==> job 1549 <==
==> flow/design.v <==
`timescale 1ns / 1ps
module TNS_dec_33(
    input wire clk,
    input wire rst_n,
    input wire [32:0] codein,
    output reg [30 - 1 : 0] dataout
    );
    wire [30 - 1 : 0] dataout_wire;
    assign dataout_wire = (codein[32]*847425747) + (codein[31]*564950498) + (codein[30]*282475249) + 
                    (codein[29]*121060821) + (codein[28]*80707214) + (codein[27]*40353607) + 
                    (codein[26]*17294403) + (codein[25]*11529602) + (codein[24]*5764801) + 
                    (codein[23]*2470629) + (codein[22]*1647086) + (codein[21]*823543) + 
                    (codein[20]*352947) + (codein[19]*235298) + (codein[18]*117649) + (codein[17]*50421) + (codein[16]*33614) + 
                    (codein[15]*16807) + (codein[14]*7203) + (codein[13]*4802) + (codein[12]*2401) + (codein[11]*1029) +
                    (codein[10]*686) + (codein[9]*343) + (codein[8]*147) + (codein[7]*98) + (codein[6]*49) +
                    (codein[5]*21) + (codein[4]*14) + (codein[3]*7) + (codein[2]*3) + (codein[1]*2) +
                    (codein[0]*1);
    always @(posedge clk or negedge rst_n) begin
        if (~rst_n) begin
            dataout <= 0;
        end
        else begin
            dataout <= dataout_wire;
        end
    end
endmodule
==> flow/run.sh <==
#!/bin/bash
# the make line also repeats each setting of config.mk as NAME=value (left out here)
make -C /OpenROAD-flow-scripts/flow DESIGN_CONFIG=/design/flow/config.mk WORK_HOME=/design/flow/orfs CLKGATE_MAP_FILE= finish
==> flow/config.mk <==
export PLATFORM = sky130hd
export DESIGN_NAME = TNS_dec_33
export DESIGN_NICKNAME = TNS_dec_33
export VERILOG_FILES = /design/flow/design.v
export SDC_FILE = /design/flow/constraint.sdc
export NUM_CORES = 4
export LEC_CHECK = 0
export ABC_AREA = 0
export CAP_MARGIN = 0
export CELL_PAD_IN_SITES_DETAIL_PLACEMENT = 1
export CORE_ASPECT_RATIO = 0.92
export CORE_MARGIN = 9
export CORE_UTILIZATION = 40
export GPL_TIMING_DRIVEN = 0
export HOLD_SLACK_MARGIN = 0.26
export MAX_ROUTING_LAYER = met5
export SETUP_SLACK_MARGIN = 1.54
export SLEW_MARGIN = 20
==> flow/constraint.sdc <==
create_clock -name core_clock -period 8.32 [get_ports {clk}]
set_input_delay 1.6640 -clock core_clock [delete_from_list [all_inputs] [get_ports {clk}]]
set_output_delay 1.6640 -clock core_clock [all_outputs]
set_load 0.01 [all_outputs]
==> job 6677: changes against job 1549 <==
- ABC_AREA: 0 -> 1
- CAP_MARGIN: 0 -> 20
- CELL_PAD_IN_SITES_DETAIL_PLACEMENT: 1 -> default
- CORE_ASPECT_RATIO: 0.92 -> default
- CORE_MARGIN: 9 -> 2
- GPL_TIMING_DRIVEN: 0 -> default
- HOLD_SLACK_MARGIN: 0.26 -> default
- MAX_ROUTING_LAYER: met5 -> default
- SETUP_SLACK_MARGIN: 1.54 -> default
==> flow/constraint.sdc (replaced) <==
create_clock -name core_clock -period 12.0 [get_ports {clk}]
set_input_delay 2.4000 -clock core_clock [delete_from_list [all_inputs] [get_ports {clk}]]
set_output_delay 2.4000 -clock core_clock [all_outputs]
set_load 0.01 [all_outputs]
==> comparison table <==
item	job 1549	job 6677
Combined area of all synthesized cells	9510 sq um	10200 sq um
GRT met3 Usage	0.0264	0.0198
Last element of the critical path	dataout[29]	dataout[17]
Most common cell type on the critical path	sky130_fd_sc_hd__fa_2	sky130_fd_sc_hd__fa_1
Reg clk slew, reported paths	0.06 ns	0.05 ns
Buffers excl. clock	96	65
Data arrival at the endpoint of the critical path	7.69 ns	8.87 ns
Slowest cell delay on critical path	0.61 ns	0.79 ns
Adder and majority cell fraction of the synthesized area	0.683	0.639
Final-stage net count	1455	1647
Vias per inst	4.82	4.56
Total number of cells along the worst setup path	23	24
Post-Synth XOR/XNOR Area	0.0221	0.0129
Hpwl dp	21700 um	22000 um
Status	timing/DRC/antenna clean	timing/DRC/antenna clean

---

==> run a: inputs <==
// TNS_dec_33: RTL as listed in full above, without the edits since
Settings: LEC_CHECK=0, ABC_AREA=0, CAP_MARGIN=20, CORE_MARGIN=2, CORE_UTILIZATION=72, HOLD_SLACK_MARGIN=-0.08, SLEW_MARGIN=20; clock period 7.04 ns.
run.sh (not shown) runs the stock make flow with config.mk's settings and CLKGATE_MAP_FILE=.
==> inputs of run b, as changes to run a <==
- ABC_AREA: 0 -> 1
- CORE_UTILIZATION: 72 -> 66
- HOLD_SLACK_MARGIN: -0.08 -> -0.09
==> flow/constraint.sdc (replaced) <==
create_clock -name core_clock -period 6.58 [get_ports {clk}]
set_input_delay 1.3160 -clock core_clock [delete_from_list [all_inputs] [get_ports {clk}]]
set_output_delay 1.3160 -clock core_clock [all_outputs]
set_load 0.01 [all_outputs]
==> comparison table <==
item                                                                        run a                 run b
Die W                                                                      119 um                128 um
Routability Congestion                                                       1.00                 0.958
Core Rows                                                                      41                    45
Result of the run                                          stopped before the end       failed layout checks
Last stage reached                                       global routing (5_1_grt)                     -
Layout check failures                                                           -  negative setup slack
DP Wirelength                                                            24400 um              21900 um
Mean Syn Cell Area                                                     10.4 sq um            8.94 sq um
Die boundary height                                                        119 um                128 um
Net count entering floorplan                                                 1352                  1575
Sequential share of the synthesized area                                   0.0790                0.0739
CORE AREA                                                            0.0128 sq mm          0.0151 sq mm
Post_cts resized                                                              140                   186
Number of cells in the design after placement                                1304                  1522
Simple-gate area share of the yosys netlist                                0.0311                 0.111
Overall chip area                                                    0.0141 sq mm          0.0164 sq mm
Adder and majority gate portion of the synthesized area                     0.683                 0.639
Init Core Util                                                              0.744                 0.671
Total standard cell area after synthesis                            0.00951 sq mm          0.0102 sq mm
Post-Place Worst Slack                                                   -1.20 ns             -0.925 ns
Synth Area in Compound Gates                                               0.0563                0.0134
Setup repair bufs after CTS                                                    17                     7
Syn Inst Count                                                                914                  1137
Xor/xnor cell area share of the yosys netlist                              0.0221                0.0129
Number of distinct library cells after synthesis                               42                    22
